build 55:
Design arbiter_puf, start of the top module:
module arbiter_puf #(parameter challenge_size = 8, response_width = 24)
					(input logic [challenge_size-1 : 0] challenge,
					input logic clk, reset,
					output logic [response_width-1 : 0] response);
logic [challenge_size-1 : 0] out_lfsr;
logic [31:0] out_muxchain;
logic temp_out_mux1, temp_out_mux2;
logic out_mux1, out_mux2, en;
logic [7:0] count;
logic temp_comp;
logic [response_width-1 : 0] temp_response;
lfsr #(challenge_size) lfsr1(.clk(clk), .en_lfsr(en), .reset(reset), .in_lfsr(challenge), .out_lfsr(out_lfsr));
logic [7:0] out_chain0, out_chain1;
chain c0 (.in(en), .clk(clk), .reset(reset), .challenge(out_lfsr), .out_chain(out_chain0));
chain c1 (.in(en), .clk(clk), .reset(reset), .challenge(out_lfsr), .out_chain(out_chain1));
assign out_muxchain[7:0] = out_chain0;
assign out_muxchain[15:8] = out_chain1;
assign out_muxchain[31:16] = '0;
mux16_1 m3(.in0(out_muxchain[0]), .in1(out_muxchain[1]), .in2(out_muxchain[2]), .in3(out_muxchain[3]), .in4(out_muxchain[4]), .in5(out_muxchain[5]), .in6(out_muxchain[6]), .in7(out_muxchain[7]), .in8(out_muxchain[8]), .in9(out_muxchain[9]), .in10(out_muxchain[10]), .in11(out_muxchain[11]), .in12(out_muxchain[12]), .in13(out_muxchain[13]), .in14(out_muxchain[14]), .in15(out_muxchain[15]), .se(out_lfsr[3:0]), .out(temp_out_mux1)); 
  ...
For scale: ~14000 cells after synthesis, about 3800 flip-flops, roughly 0.19 mm2 of cells after synthesis.
export LEC_CHECK = 0
export CAP_MARGIN = 15
export CELL_PAD_IN_SITES_DETAIL_PLACEMENT = 0
export CELL_PAD_IN_SITES_GLOBAL_PLACEMENT = 0
export CORE_MARGIN = 2
export CORE_UTILIZATION = 72
export CTS_CLUSTER_SIZE = 70
export GPL_TIMING_DRIVEN = 1
export HOLD_SLACK_MARGIN = 0.08
export MAX_ROUTING_LAYER = met5
export MIN_ROUTING_LAYER = met1
export PLACE_DENSITY_LB_ADDON = 0.0
export SETUP_SLACK_MARGIN = 0.63
export SLEW_MARGIN = 40
create_clock -name core_clock -period 2.15 [get_ports {clk}]
run.sh (not shown) runs the stock make flow with config.mk's settings and CLKGATE_MAP_FILE=.
The inputs of build 67 differ from those of build 55 as listed below.
# build 55
export LEC_CHECK = 0
export CAP_MARGIN = 15
export CELL_PAD_IN_SITES_DETAIL_PLACEMENT = 0
export CELL_PAD_IN_SITES_GLOBAL_PLACEMENT = 0
export CORE_MARGIN = 2
export CORE_UTILIZATION = 72
export CTS_CLUSTER_SIZE = 70
export GPL_TIMING_DRIVEN = 1
export HOLD_SLACK_MARGIN = 0.08
export MAX_ROUTING_LAYER = met5
export MIN_ROUTING_LAYER = met1
export PLACE_DENSITY_LB_ADDON = 0.0
export SETUP_SLACK_MARGIN = 0.63
export SLEW_MARGIN = 40
create_clock -name core_clock -period 2.15 [get_ports {clk}]
# build 67
export LEC_CHECK = 0
export CAP_MARGIN = 20
export CORE_MARGIN = 2
export CORE_UTILIZATION = 72
export CTS_CLUSTER_DIAMETER = 359
export CTS_CLUSTER_SIZE = 19
export PLACE_DENSITY_LB_ADDON = 0.0
export SETUP_SLACK_MARGIN = 0.62
export SLEW_MARGIN = 20
create_clock -name core_clock -period 2.15 [get_ports {clk}]
--- outcome ---
- Count of hold-fix buffers inserted at cts: build 67 vs build 55 down 6
- Taking build 55 over build 67, the number of post-CTS setup repair buffers ratio works out to 0.844.
- Via density per instance: build 55 vs build 67 — no meaningful difference
- Of build 67 and build 55, the run reporting the lower global routing met3 resource utilization was build 67.
- Re clock network power share: build 67 and build 55 aren't equal, and the higher value belongs to build 55.
- Looking at worst voltage drop across the vdd grid, build 67 sits about 14% higher than build 55 does.
- Compared to build 55, build 67 has met1 usage in global routing 0.44 points lower.
- Compared with build 55, build 67 shows a total via count in the routed design that is about 2.4% lower.
- In the reports for build 67 and build 55, the larger sequential cell fraction of total power belongs to build 67.
- Achievable clock frequency, build 67 and build 55: lower on build 55
- Summary of the comparison: final standard cell area without fillers is lower in build 67, relative to build 55.
- Build 55 reports its launching instance or port of the critical path as en while build 67 reports response[2].
Here is what was changed in the inputs of build 69 compared with build 67.
# build 67
export LEC_CHECK = 0
export CAP_MARGIN = 20
export CORE_MARGIN = 2
export CORE_UTILIZATION = 72
export CTS_CLUSTER_DIAMETER = 359
export CTS_CLUSTER_SIZE = 19
export PLACE_DENSITY_LB_ADDON = 0.0
export SETUP_SLACK_MARGIN = 0.62
export SLEW_MARGIN = 20
create_clock -name core_clock -period 2.15 [get_ports {clk}]
# build 69
export LEC_CHECK = 0
export CAP_MARGIN = 15
export CELL_PAD_IN_SITES_DETAIL_PLACEMENT = 0
export CELL_PAD_IN_SITES_GLOBAL_PLACEMENT = 0
export CORE_MARGIN = 2
export CORE_UTILIZATION = 72
export CTS_CLUSTER_SIZE = 70
export GPL_TIMING_DRIVEN = 1
export MAX_ROUTING_LAYER = met5
export MIN_ROUTING_LAYER = met1
export PLACE_DENSITY_LB_ADDON = 0.0
export SETUP_SLACK_MARGIN = 0.63
export SLEW_MARGIN = 40
create_clock -name core_clock -period 2.15 [get_ports {clk}]
### Flow results
- On routed wire length, build 69 does worse than build 67.
- Changes observed in build 69 relative to build 67: hold slack decreased 0.038 ns; share of total power in the clock network increased 12 points; count of nets after finishing increased about 1.3%.
- Of the two values seen for capture point of the critical path, c0.c3.d0.q was produced by build 69 and response[2] by build 67.
- Build 69 — number of optimization iterations in the first detailed-route pass 1 lower, build 67 as reference
- Going from build 67 to build 69, post-layout period usage of the worst path grows by 2.8 points.
- Diff build 69 and build 67: slew at the pin closest to its max-slew limit lower in build 67
- Build 69 vs build 67, instance count: build 69 higher
- Logic gate share of total power, build 69 and build 67, lower one = build 69.
- Row area growth from synthesis to layout: build 69 higher / build 67 lower
- NOTE: cell count along the critical path in build 69 exceeds that of build 67
[inputs] build 41 vs build 69
# build 69
export LEC_CHECK = 0
export CAP_MARGIN = 15
export CELL_PAD_IN_SITES_DETAIL_PLACEMENT = 0
export CELL_PAD_IN_SITES_GLOBAL_PLACEMENT = 0
export CORE_MARGIN = 2
export CORE_UTILIZATION = 72
export CTS_CLUSTER_SIZE = 70
export GPL_TIMING_DRIVEN = 1
export MAX_ROUTING_LAYER = met5
export MIN_ROUTING_LAYER = met1
export PLACE_DENSITY_LB_ADDON = 0.0
export SETUP_SLACK_MARGIN = 0.63
export SLEW_MARGIN = 40
create_clock -name core_clock -period 2.15 [get_ports {clk}]
# build 41
export LEC_CHECK = 0
export CAP_MARGIN = 20
export CELL_PAD_IN_SITES_DETAIL_PLACEMENT = 0
export CELL_PAD_IN_SITES_GLOBAL_PLACEMENT = 0
export CORE_MARGIN = 2
export CORE_UTILIZATION = 72
export CTS_CLUSTER_SIZE = 70
export GPL_TIMING_DRIVEN = 1
export HOLD_SLACK_MARGIN = 0.29
export MAX_ROUTING_LAYER = met5
export MIN_ROUTING_LAYER = met1
export PLACE_DENSITY_LB_ADDON = 0.0
export SETUP_SLACK_MARGIN = 0.55
export SLEW_MARGIN = 20
create_clock -name core_clock -period 2.15 [get_ports {clk}]
Notes after the runs:
- Compared with build 69, in build 41 number of standard cells in the final layout excluding fillers saw little to no change, clock buffer count saw little to no change.
- There was hardly any difference in proportion of power drawn by the clock network between build 41 and build 69.
Modified inputs, build 79 compared to build 41
# build 41
export LEC_CHECK = 0
export CAP_MARGIN = 20
export CELL_PAD_IN_SITES_DETAIL_PLACEMENT = 0
export CELL_PAD_IN_SITES_GLOBAL_PLACEMENT = 0
export CORE_MARGIN = 2
export CORE_UTILIZATION = 72
export CTS_CLUSTER_SIZE = 70
export GPL_TIMING_DRIVEN = 1
export HOLD_SLACK_MARGIN = 0.29
export MAX_ROUTING_LAYER = met5
export MIN_ROUTING_LAYER = met1
export PLACE_DENSITY_LB_ADDON = 0.0
export SETUP_SLACK_MARGIN = 0.55
export SLEW_MARGIN = 20
create_clock -name core_clock -period 2.15 [get_ports {clk}]
# build 79
export LEC_CHECK = 0
export CAP_MARGIN = 20
export CORE_ASPECT_RATIO = 0.72
export CORE_MARGIN = 2
export CORE_UTILIZATION = 72
export CTS_CLUSTER_SIZE = 57
export HOLD_SLACK_MARGIN = 0.29
export PLACE_DENSITY_LB_ADDON = 0.0
export SETUP_SLACK_MARGIN = 0.62
export SLEW_MARGIN = 20
create_clock -name core_clock -period 2.15 [get_ports {clk}]
## What came out
Having completed the whole flow, build 79 delivered a layout that passed the timing, design-rule and antenna checks.
When build 79 is measured against build 41, its post-layout instance area turns out 0.71% lower.
As far as sequential cell area is concerned, build 79 and build 41 perform about the same.
Between build 41 and build 79, width of the die increased.
Sequential share of cell area ended up 0.35 points higher on build 79 than on build 41.
For total routing usage reported by global routing, build 41 and build 79 come out practically identical.
Re detailed-routed wire length on met3: build 41 and build 79 aren't equal, and the higher value belongs to build 79.
Between build 79 and build 41, it is build 79 whose combinational share of cell area is higher, by 0.29 points.
Taking build 41 as the reference, in build 79 data required time at the worst endpoint down 0.03 ns, wire length of the first global-routing pass flat, net load switching power down 3.3%.

* * *

arbiter_puf again, from the RTL that the note above started with.
Settings: LEC_CHECK=0, CAP_MARGIN=20, CELL_PAD_IN_SITES_DETAIL_PLACEMENT=2, CORE_MARGIN=5, CORE_UTILIZATION=40, GPL_TIMING_DRIVEN=0, HOLD_SLACK_MARGIN=0.21, SLEW_MARGIN=20, TNS_END_PERCENT=45; clock period 5.22 ns.
The first run completed with no timing, DRC or antenna violations.
==> next run, changes <==
- CELL_PAD_IN_SITES_DETAIL_PLACEMENT: 2 -> not set
- CORE_MARGIN: 5 -> 2
- GPL_TIMING_DRIVEN: 0 -> not set
- HOLD_SLACK_MARGIN: 0.21 -> not set
- TNS_END_PERCENT: 45 -> not set
- clock period: 5.22 -> 8.0 ns (I/O delays scaled with it)
=> Global-route usage shrinks by 2.8 points; clock power shrinks by a quarter to a third; via count drops by a little under a tenth; clock skew is lower by 0.020 ns; total power is lower by a quarter to a third; cell count goes down slightly; die area went down slightly; routed wire length decreases by about a fifth; utilization decreases by 0.26 points; count of clock-buffer cells in the layout goes up by 2; hold slack gains 0.19 ns.
==> next run, changes <==
- SETUP_SLACK_MARGIN: not set -> 1.11
- clock period: 8.0 -> 3.86 ns (I/O delays scaled with it)
After rerunning:
- count of clock-buffer cells in the layout is lower by 1
- routed wire length is higher by 0.56%
- setup slack is worse by 2.8 ns
- sequential power is higher by 110%
- hold slack is worse by 0.032 ns
==> next run, changes <==
- ABC_AREA: not set -> 1
- CORE_UTILIZATION: 40 -> 72
- CTS_CLUSTER_DIAMETER: not set -> 227
- SETUP_SLACK_MARGIN: 1.11 -> not set
- clock period: 3.86 -> 2.15 ns (I/O delays scaled with it)
Result: The new run finished clean. Total power grows by well over a third. Cell count came out lower by roughly a tenth. Global-route usage is higher by 12 points. Critical path depth does not change. Core utilization rose by 34 points. Area after synthesis stays flat. Die size drops by well over a third.

* * *

Starting RTL as in the previous note.
==> flow/design.v (excerpt) <==
module arbiter_puf #(parameter challenge_size = 8, response_width = 24)
					(input logic [challenge_size-1 : 0] challenge,
					input logic clk, reset,
					output logic [response_width-1 : 0] response);
clock: 8.0 ns
lec_check: 0
abc_area: 1
cap_margin: 20
cell_pad_in_sites_detail_placement: 1
cell_pad_in_sites_global_placement: 1
core_margin: 6
core_utilization: 59
cts_cluster_diameter: 27
cts_cluster_size: 81
gpl_routability_driven: 0
gpl_timing_driven: 0
slew_margin: 0
tns_end_percent: 30
Change:
CORE_MARGIN = 2   (was 6)
CTS_CLUSTER_SIZE = 33   (was 81)
GPL_TIMING_DRIVEN = not set   (was 0)
After rerunning: Non-clock buffer count falls by 404; clock-buffer cell count falls by 25; via count falls by 4.1%; wire length falls by 12%; design area falls by 1.1%.
Change:
ABC_AREA = not set   (was 1)
CELL_PAD_IN_SITES_DETAIL_PLACEMENT = not set   (was 1)
CELL_PAD_IN_SITES_GLOBAL_PLACEMENT = not set   (was 1)
CORE_UTILIZATION = 57   (was 59)
CTS_CLUSTER_DIAMETER = not set   (was 27)
CTS_CLUSTER_SIZE = not set   (was 33)
GPL_ROUTABILITY_DRIVEN = not set   (was 0)
SLEW_MARGIN = 20   (was 0)
TNS_END_PERCENT = not set   (was 30)
clock period = 3.76 ns   (was 8.0 ns; I/O delays follow)
Result: Cell count goes down by 5.5%; clock skew decreases by 0.017 ns; die size went up by 3.2%; global-route usage decreases by 9.2 points; sequential power rises by 110%; cell area falls by 8.0%; worst setup slack got worse by 3.3 ns; count of clock-buffer cells in the layout came out lower by 600; non-clock buffer count rises by 82; wire length falls by 31%.
Change:
CORE_UTILIZATION = 58   (was 57)
HOLD_SLACK_MARGIN = -0.1   (was not set)
SETUP_SLACK_MARGIN = 0.97   (was not set)
Outcome:
- register-to-register slack improves by 0.14 ns
- power is lower by 1.2%
- routed wire length is lower by 1.3%
- sequential share of layout area went up by 0.18 points
- synthesized cell count does not change

* * *

## run A
arbiter_puf again, from the RTL that the note above started with.
clock: 6.32 ns
lec_check: 0
cap_margin: 35
cell_pad_in_sites_detail_placement: 0
cell_pad_in_sites_global_placement: 3
core_margin: 5
core_utilization: 46
cts_cluster_size: 20
gpl_routability_driven: 0
gpl_timing_driven: 1
hold_slack_margin: 0.06
max_routing_layer: met4
min_routing_layer: met1
place_density: 0.73
slew_margin: 10
Input-level comparison between run B and run A:
Settings: SETUP_SLACK_MARGIN now 0.67, previously not set; CTS_CLUSTER_SIZE now 70, was 20; GPL_ROUTABILITY_DRIVEN no longer set, was 0; CORE_UTILIZATION now 64, was 46; CELL_PAD_IN_SITES_GLOBAL_PLACEMENT now 1, was 3; MAX_ROUTING_LAYER now met5, was met4; HOLD_SLACK_MARGIN no longer set, was 0.06; PLACE_DENSITY no longer set, was 0.73; SLEW_MARGIN now 20, was 10; the clock period (ns, I/O delays scaled along) now 2.74, was 6.32.
==> comparison <==
[run B] transition at the pin with the smallest max-transition slack fell 0.29 ns relative to run A
Power group with the highest consumption = registers: run B; power group with the highest consumption = clock: run A
On length of routed met3 wiring: between run B and run A, it ends up lower for run B.
From run A to run B the numbers moved as follows: initial antenna violation count moved down; leakage component of the power level.
Register-to-register slack ended up 3.09 ns lower on run B than on run A.
Cell area | run B vs run A | run B smaller
Run B: signal arrival time at the worst endpoint 0.94 ns above run A
Sum of internal, switching and leakage power delta (run B − run A): unfavourable
Run B ends up with higher share of the final layout cell area in sequential cells than run A does.
Run B has less setup slack than run A.
Cmp run B and run A / non-clock buffer count / higher: run B
Here is what was changed in the inputs of run C compared with run B.
Settings: changing CORE_UTILIZATION from 64 to 46; changing SETUP_SLACK_MARGIN from 0.67 to -0.25; changing MIN_ROUTING_LAYER from met1 to met2; changing the clock period (ns, I/O delays scaled along) from 2.74 to 6.32.
==> results <==
- In terms of multi-input logic area, run C and run B differ only marginally.
- Going from run B to run C, met1 usage went down by 29 points, final core utilization went down by 19 points, chip width went up by 18%.
- Compared with run B, in run C post-route cell area shows an increase of 1.1%, clock power shows a reduction of about 50%, total power shows a reduction of 0.063 W.
- Against run B as the reference, run C delivers a lower worst endpoint data arrival time.
- Of run C and run B, the lower transition time at the pin with the least slew margin belongs to run B.
- Going from run B to run C, switching share of power went up; combinational share of power essentially unchanged.
What run D does differently from run C at the input level:
Settings: CTS_CLUSTER_SIZE removed (was 70); MIN_ROUTING_LAYER removed (was met2); CELL_PAD_IN_SITES_DETAIL_PLACEMENT removed (was 0); CELL_PAD_IN_SITES_GLOBAL_PLACEMENT removed (was 1); MAX_ROUTING_LAYER removed (was met5); SETUP_SLACK_MARGIN removed (was -0.25); CORE_MARGIN changed from 5 to 2; CAP_MARGIN changed from 35 to 20; GPL_TIMING_DRIVEN removed (was 1); CORE_UTILIZATION changed from 46 to 68; the clock period (ns, I/O delays scaled along) changed from 6.32 to 8.86.
Sequential cell area in the final layout: run D vs run C, no meaningful difference
Required time at the endpoint of the critical path for run D: 2.03 ns up relative to run C
The end point of the critical path comes out response[2] in one run and response[12] in the other, namely in run C and run D respectively.
On total power consumption of the routed design, run D does better than run C.
Run D reached the end of the flow, and the finished layout is clean on the timing, design-rule and antenna checks.
The wire length in run D sits 9.6% below the value recorded for run C.
Between run C and run D, the difference in worst setup skew after layout is negligible.
Power figures rest on the tool's default switching activity, not on a simulated workload.
